==> flow/design.v (excerpt) <==
module Cfu (
  input               cmd_valid,
  output              cmd_ready,
  input      [9:0]    cmd_payload_function_id,
  input      [31:0]   cmd_payload_inputs_0,
  input      [31:0]   cmd_payload_inputs_1,
  output reg          rsp_valid,
  input               rsp_ready,
  output reg [31:0]   rsp_payload_outputs_0,
  input               reset,
  input               clk
);
Size in the first run: about 98 flip-flops, about 110 I/O pins, ~17000 µm² of cells after synthesis.
Settings: LEC_CHECK=0, ABC_AREA=1, CAP_MARGIN=20, CORE_ASPECT_RATIO=1.4, CORE_MARGIN=2, CORE_UTILIZATION=68, CTS_CLUSTER_DIAMETER=288, CTS_CLUSTER_SIZE=99, PLACE_DENSITY=0.37, SETUP_SLACK_MARGIN=-0.39, SLEW_MARGIN=20, TNS_END_PERCENT=10; clock period 7.47 ns.
run.sh (not shown) runs the stock make flow with config.mk's settings and CLKGATE_MAP_FILE=.
The first run never finished: it broke off in global routing (5_1_grt).
Next try:
Settings changed: ABC_AREA 1 to default, CORE_ASPECT_RATIO 1.4 to default, CORE_UTILIZATION 68 to 66, CTS_CLUSTER_DIAMETER 288 to default, CTS_CLUSTER_SIZE 99 to default, PLACE_DENSITY 0.37 to default, SETUP_SLACK_MARGIN -0.39 to default, TNS_END_PERCENT 10 to default.
Clock period 7.47 ns to 11.2 ns, I/O delays scaled along.
What happened: The changed run finished but fails on negative setup slack. Die size is lower by 0.73%. Area after synthesis fell by 3.6%. Synthesized cell count goes down by 22%.
Next try:
Settings changed: CORE_UTILIZATION 66 to 40.
Clock period 11.2 ns to 11.1 ns, I/O delays scaled along.
The new run finished with negative setup slack left.
Non-clock buffer count went up by 18.
Count of clock-buffer cells in the layout went up by 2.
Final area went up slightly.
Hold slack is worse by 4.1 ps.
Sequential cell count stays the same.
Next try:
Settings changed: CORE_UTILIZATION 40 to 71, PLACE_DENSITY_LB_ADDON from default to 0.24.
Clock period 11.1 ns to 13.3 ns, I/O delays scaled along.
With this change the flow stopped in global routing (5_1_grt) with GRT-0232.
Die area fell by 43%.
Synthesized area is unchanged.
Synthesized cell count stays the same.


R:
Cfu again, from the RTL that the note above started with.
==> flow/config.mk <==
export PLATFORM = sky130hd
export DESIGN_NAME = Cfu
export DESIGN_NICKNAME = Cfu
export VERILOG_FILES = /design/flow/design.v
export SDC_FILE = /design/flow/constraint.sdc
export NUM_CORES = 4
export LEC_CHECK = 0
export ABC_AREA = 1
export CAP_MARGIN = 20
export CELL_PAD_IN_SITES_GLOBAL_PLACEMENT = 1
export CORE_MARGIN = 7
export CORE_UTILIZATION = 19
export CTS_CLUSTER_DIAMETER = 113
export CTS_CLUSTER_SIZE = 45
export GPL_ROUTABILITY_DRIVEN = 0
export GPL_TIMING_DRIVEN = 0
export MAX_ROUTING_LAYER = met5
export MIN_ROUTING_LAYER = met1
export SLEW_MARGIN = 15
==> flow/constraint.sdc <==
create_clock -name core_clock -period 8.71 [get_ports {clk}]
set_input_delay 1.7420 -clock core_clock [delete_from_list [all_inputs] [get_ports {clk}]]
set_output_delay 1.7420 -clock core_clock [all_outputs]
set_load 0.01 [all_outputs]
R: complete, dirty (negative setup slack)
> inputs changed (R -> P)
Settings: a change of SLEW_MARGIN from 15 to 20; a deleted CELL_PAD_IN_SITES_GLOBAL_PLACEMENT that had been 1; a deleted MIN_ROUTING_LAYER that had been met1; a deleted ABC_AREA that had been 1; a deleted CTS_CLUSTER_DIAMETER that had been 113; a deleted GPL_TIMING_DRIVEN that had been 0; a deleted CTS_CLUSTER_SIZE that had been 45; a change of CORE_UTILIZATION from 19 to 40; a deleted MAX_ROUTING_LAYER that had been met5; an added SETUP_SLACK_MARGIN of 3.81; a change of CORE_MARGIN from 7 to 6; a change of the clock period (ns, I/O delays scaled along) from 8.71 to 13.5.
## What came out
Cell area: P and R compared, lower one is P. Of P and R, the higher worst-case hold slack belongs to P. Sum of routed wire length over all layers: P vs R down 8700 um. Critical path depth went down by more than 10% going from R to P. Between P and R, the fraction of the yosys area taken by sequential cells is lower for R. P ran to completion and came out clean on the timing, design-rule and antenna checks. Measured against P, the largest net degree at the start of global routing of R comes out at 0.30 times the reference value.


Cfu again, from the RTL that the note above started with.
Settings: LEC_CHECK=0, ABC_AREA=1, CAP_MARGIN=30, CELL_PAD_IN_SITES_GLOBAL_PLACEMENT=1, CORE_MARGIN=2, CORE_UTILIZATION=56, GPL_ROUTABILITY_DRIVEN=0, GPL_TIMING_DRIVEN=0, HOLD_SLACK_MARGIN=0.03, MAX_ROUTING_LAYER=met5, SETUP_SLACK_MARGIN=1.01, SLEW_MARGIN=20, TNS_END_PERCENT=20; clock period 13.5 ns.
The first run ran to the end with no violations.
Then changed:
- ABC_AREA: 1 -> default
- CAP_MARGIN: 30 -> 20
- CELL_PAD_IN_SITES_GLOBAL_PLACEMENT: 1 -> default
- CORE_ASPECT_RATIO: default -> 0.5
- CORE_UTILIZATION: 56 -> 40
- GPL_ROUTABILITY_DRIVEN: 0 -> default
- GPL_TIMING_DRIVEN: 0 -> default
- HOLD_SLACK_MARGIN: 0.03 -> default
- MAX_ROUTING_LAYER: met5 -> default
- PLACE_DENSITY: default -> 0.91
- SETUP_SLACK_MARGIN: 1.01 -> -0.63
- TNS_END_PERCENT: 20 -> default
What happened: With this change the flow produced a layout that fails on negative setup slack. Setup slack degrades by 1600 ps. Routed wire length fell by 3.7%. Design area shrinks by 1.9%.
Then changed:
- CAP_MARGIN: 20 -> 35
- CORE_ASPECT_RATIO: 0.5 -> default
- CORE_MARGIN: 2 -> 6
- CTS_CLUSTER_DIAMETER: default -> 285
- GPL_ROUTABILITY_DRIVEN: default -> 0
- GPL_TIMING_DRIVEN: default -> 0
- PLACE_DENSITY: 0.91 -> default
- SETUP_SLACK_MARGIN: -0.63 -> 3.81
=> The changed run finished with timing, DRC and antenna clean; clock skew grows by 3.6 ps; final cell count shrinks by 3.9%; non-clock buffer count decreases by 88; register-to-register slack loses 790 ps; utilization went up by 0.19 points; maximum frequency came out higher by 6.0%.
